==> lagoon <==
Design gemm_mem, start of the top module:
module gemm_mem(
  input wire clk,
  input wire rst,
  input wire out_rdy,
  input wire v0__read_req_rdy,
  input wire [31:0] v0__read_resp,
  input wire v0__read_resp_vld,
  input wire v0__write_completion_vld,
  input wire v0__write_req_rdy,
  input wire [31:0] v0_in,
  input wire v0_in_vld,
  input wire v1__read_req_rdy,
  input wire [31:0] v1__read_resp,
  input wire v1__read_resp_vld,
  input wire v1__write_completion_vld,
  input wire v1__write_req_rdy,
  input wire [31:0] v1_in,
  input wire v1_in_vld,
  input wire [31:0] C_rd_data,
  output wire [31:0] out,
  output wire out_vld,
  output wire [3:0] v0__read_req,
  output wire v0__read_req_vld,
  output wire v0__read_resp_rdy,
  output wire v0__write_completion_rdy,
  output wire [35:0] v0__write_req,
  output wire v0__write_req_vld,
  output wire v0_in_rdy,
  output wire [3:0] v1__read_req,
  output wire v1__read_req_vld,
  output wire v1__read_resp_rdy,
  output wire v1__write_completion_rdy,
  output wire [35:0] v1__write_req,
  output wire v1__write_req_vld,
  output wire v1_in_rdy,
  output wire [3:0] C_rd_addr,
  output wire C_rd_en,
  output wire [3:0] C_wr_addr,
  output wire [31:0] C_wr_data,
  output wire C_wr_en
);
Settings: LEC_CHECK=0, CAP_MARGIN=5, CORE_MARGIN=2, CORE_UTILIZATION=40, GPL_ROUTABILITY_DRIVEN=0, HOLD_SLACK_MARGIN=0.13, SETUP_SLACK_MARGIN=-0.45, SLEW_MARGIN=20, TNS_END_PERCENT=45; clock period 9.0 ns.
run.sh (not shown) runs the stock make flow with config.mk's settings and CLKGATE_MAP_FILE=.
==> willow (differences from lagoon) <==
==> flow/config.mk (replaced) <==
export PLATFORM = sky130hd
export DESIGN_NAME = gemm_mem
export DESIGN_NICKNAME = gemm_mem
export VERILOG_FILES = /design/flow/design.v
export SDC_FILE = /design/flow/constraint.sdc
export NUM_CORES = 4
export LEC_CHECK = 0
export CAP_MARGIN = 20
export CORE_MARGIN = 2
export CORE_UTILIZATION = 11
export SLEW_MARGIN = 20
==> flow/constraint.sdc (replaced) <==
create_clock -name core_clock -period 9.85 [get_ports {clk}]
set_input_delay 1.9700 -clock core_clock [delete_from_list [all_inputs] [get_ports {clk}]]
set_output_delay 1.9700 -clock core_clock [all_outputs]
set_load 0.01 [all_outputs]
==> flow_summary_export.csv <==
group,metric,value,unit
outcome,outcome,"finished clean",
cells_and_area,final_area,0.03722,sq mm
setup_path,slowest_delay,0.90,ns
power_and_ir_drop,combPwrFrac,7.3,%
setup_path,r2r_slack,2.27,ns
floorplan,die-width,515.5,microns
drt,met1_length,42.80,mm
drt,drt_iter0_markers,1216,
cells_and_area,fillers,29619,
power_and_ir_drop,pg_clk,1.23,mW
final_timing,fin_crit_sh,77.00,%
final_timing,worstMarginPinSlew,1.018,ns
-- figures above: willow

==> flow_summary_export.csv <==
group,metric,value,unit
outcome,outcome,"finished clean",
floorplan,ios,338,
clock_tree,worstSkewPairLatency,0.59,ns
setup_path,slowest_delay,1.10,ns
setup_path,endpoint,"p1_smul_11826[31]",
grt,globalRouteOverflowTotal,0,
synth,synth_seq_share,17.11,%
power_and_ir_drop,combPwrFrac,7.2,%
drt,met1_length,36.53,mm
final_timing,fmax,0.1312,GHz
final_timing,finalCriticalPeriod,7.623,ns
cells_and_area,fillers,7038,
floorplan,die-width,272.2,microns
setup_path,r2r_slack,1.38,ns
final_timing,hold_viol,0,
cells_and_area,seq_share,14.52,%
synth,synthAoiAreaFrac,9.810,%
clock_tree,cts_sinks,246,
cells_and_area,final_area,0.03394,sq mm
final_timing,fin_crit_sh,84.70,%
-- figures above: lagoon



==> inputs of 02-01 <==
Starting RTL as in the previous note.
## gemm_mem
module gemm_mem(
  input wire clk,
  input wire rst,
  input wire out_rdy,
  input wire v0__read_req_rdy,
  input wire [31:0] v0__read_resp,
  input wire v0__read_resp_vld,
  input wire v0__write_completion_vld,
  input wire v0__write_req_rdy,
  input wire [31:0] v0_in,
  input wire v0_in_vld,
  input wire v1__read_req_rdy,
  input wire [31:0] v1__read_resp,
  input wire v1__read_resp_vld,
  input wire v1__write_completion_vld,
  input wire v1__write_req_rdy,
  input wire [31:0] v1_in,
  input wire v1_in_vld,
  input wire [31:0] C_rd_data,
  output wire [31:0] out,
  output wire out_vld,
  output wire [3:0] v0__read_req,
  output wire v0__read_req_vld,
  output wire v0__read_resp_rdy,
  output wire v0__write_completion_rdy,
  output wire [35:0] v0__write_req,
  output wire v0__write_req_vld,
  output wire v0_in_rdy,
  output wire [3:0] v1__read_req,
  output wire v1__read_req_vld,
  output wire v1__read_resp_rdy,
  output wire v1__write_completion_rdy,
  output wire [35:0] v1__write_req,
  output wire v1__write_req_vld,
  output wire v1_in_rdy,
  output wire [3:0] C_rd_addr,
  output wire C_rd_en,
  output wire [3:0] C_wr_addr,
  output wire [31:0] C_wr_data,
  output wire C_wr_en
);
  function automatic [31:0] smul32b_32b_x_32b (input reg [31:0] lhs, input reg [31:0] rhs);
    reg signed [31:0] signed_lhs;
    reg signed [31:0] signed_rhs;
    reg signed [31:0] signed_result;
    begin
      signed_lhs = $signed(lhs);
      signed_rhs = $signed(rhs);
      signed_result = signed_lhs * signed_rhs;
  ...
clock: 11.9 ns
lec_check: 0
abc_area: 1
cap_margin: 20
cell_pad_in_sites_global_placement: 1
core_aspect_ratio: 1.84
core_margin: 2
core_utilization: 33
cts_cluster_diameter: 180
max_routing_layer: met4
place_density: 0.58
slew_margin: 20
tns_end_percent: 65
==> 11-27: changes against 02-01 <==
ABC_AREA = default   (was 1)
CELL_PAD_IN_SITES_GLOBAL_PLACEMENT = default   (was 1)
CORE_ASPECT_RATIO = default   (was 1.84)
CORE_UTILIZATION = 44   (was 33)
CTS_CLUSTER_DIAMETER = default   (was 180)
MAX_ROUTING_LAYER = default   (was met4)
PLACE_DENSITY = default   (was 0.58)
TNS_END_PERCENT = default   (was 65)
==> flow/constraint.sdc (replaced) <==
create_clock -name core_clock -period 5.35 [get_ports {clk}]
set_input_delay 1.0700 -clock core_clock [delete_from_list [all_inputs] [get_ports {clk}]]
set_output_delay 1.0700 -clock core_clock [all_outputs]
set_load 0.01 [all_outputs]
==> 08-10: changes against 02-01 <==
CELL_PAD_IN_SITES_GLOBAL_PLACEMENT = default   (was 1)
CORE_ASPECT_RATIO = default   (was 1.84)
CORE_UTILIZATION = 72   (was 33)
CTS_CLUSTER_DIAMETER = default   (was 180)
MAX_ROUTING_LAYER = default   (was met4)
PLACE_DENSITY = 0.79   (was 0.58)
TNS_END_PERCENT = default   (was 65)
==> flow/constraint.sdc (replaced) <==
create_clock -name core_clock -period 6.23 [get_ports {clk}]
set_input_delay 1.2460 -clock core_clock [delete_from_list [all_inputs] [get_ports {clk}]]
set_output_delay 1.2460 -clock core_clock [all_outputs]
set_load 0.01 [all_outputs]
==> summary of the runs <==
- In 02-01 the via count is larger than in 11-27, by 6.1%.
- Clock-buffer cell count: 11-27 is higher than 02-01 (4).
- Against 02-01, the wire length of 11-27 is smaller by 11%.
- Between 08-10 and 11-27, the lower synthesized cell count is in 11-27 (gap 23%, measured against 11-27).
- 11-27 finished but failed the layout checks on negative setup slack. 02-01 finished clean. 08-10 never finished: it broke off in global routing (5_1_grt).
- Die size, lowest first: 08-10, 11-27, 02-01.
==> figures <==
quantity	02-01	08-10	11-27
R2R depth	26	-	24
Status	timing/DRC/antenna clean	aborted with a tool error	complete, but fails checks
Stage where the flow stopped	-	global routing (5_1_grt)	-
Violated checks	-	-	negative setup slack
Share of total power consumed by net switching	26.42%	-	24.48%
Relative max-transition margin	37.91%	-	27.74%
Total Power Consumption	2.062 mW	-	4.237 mW
N_taps	1216	-	855
Non-Clock Inverter Count	1075	-	455
Final HPWL from detailed placement	79530 um	74400 um	71690 um
Clk pwr share	45.9%	-	49.2%
Final core occ	39.22%	-	56.96%
Max-cap viol count	0	-	0
Power is estimated from default activity; no workload was simulated.
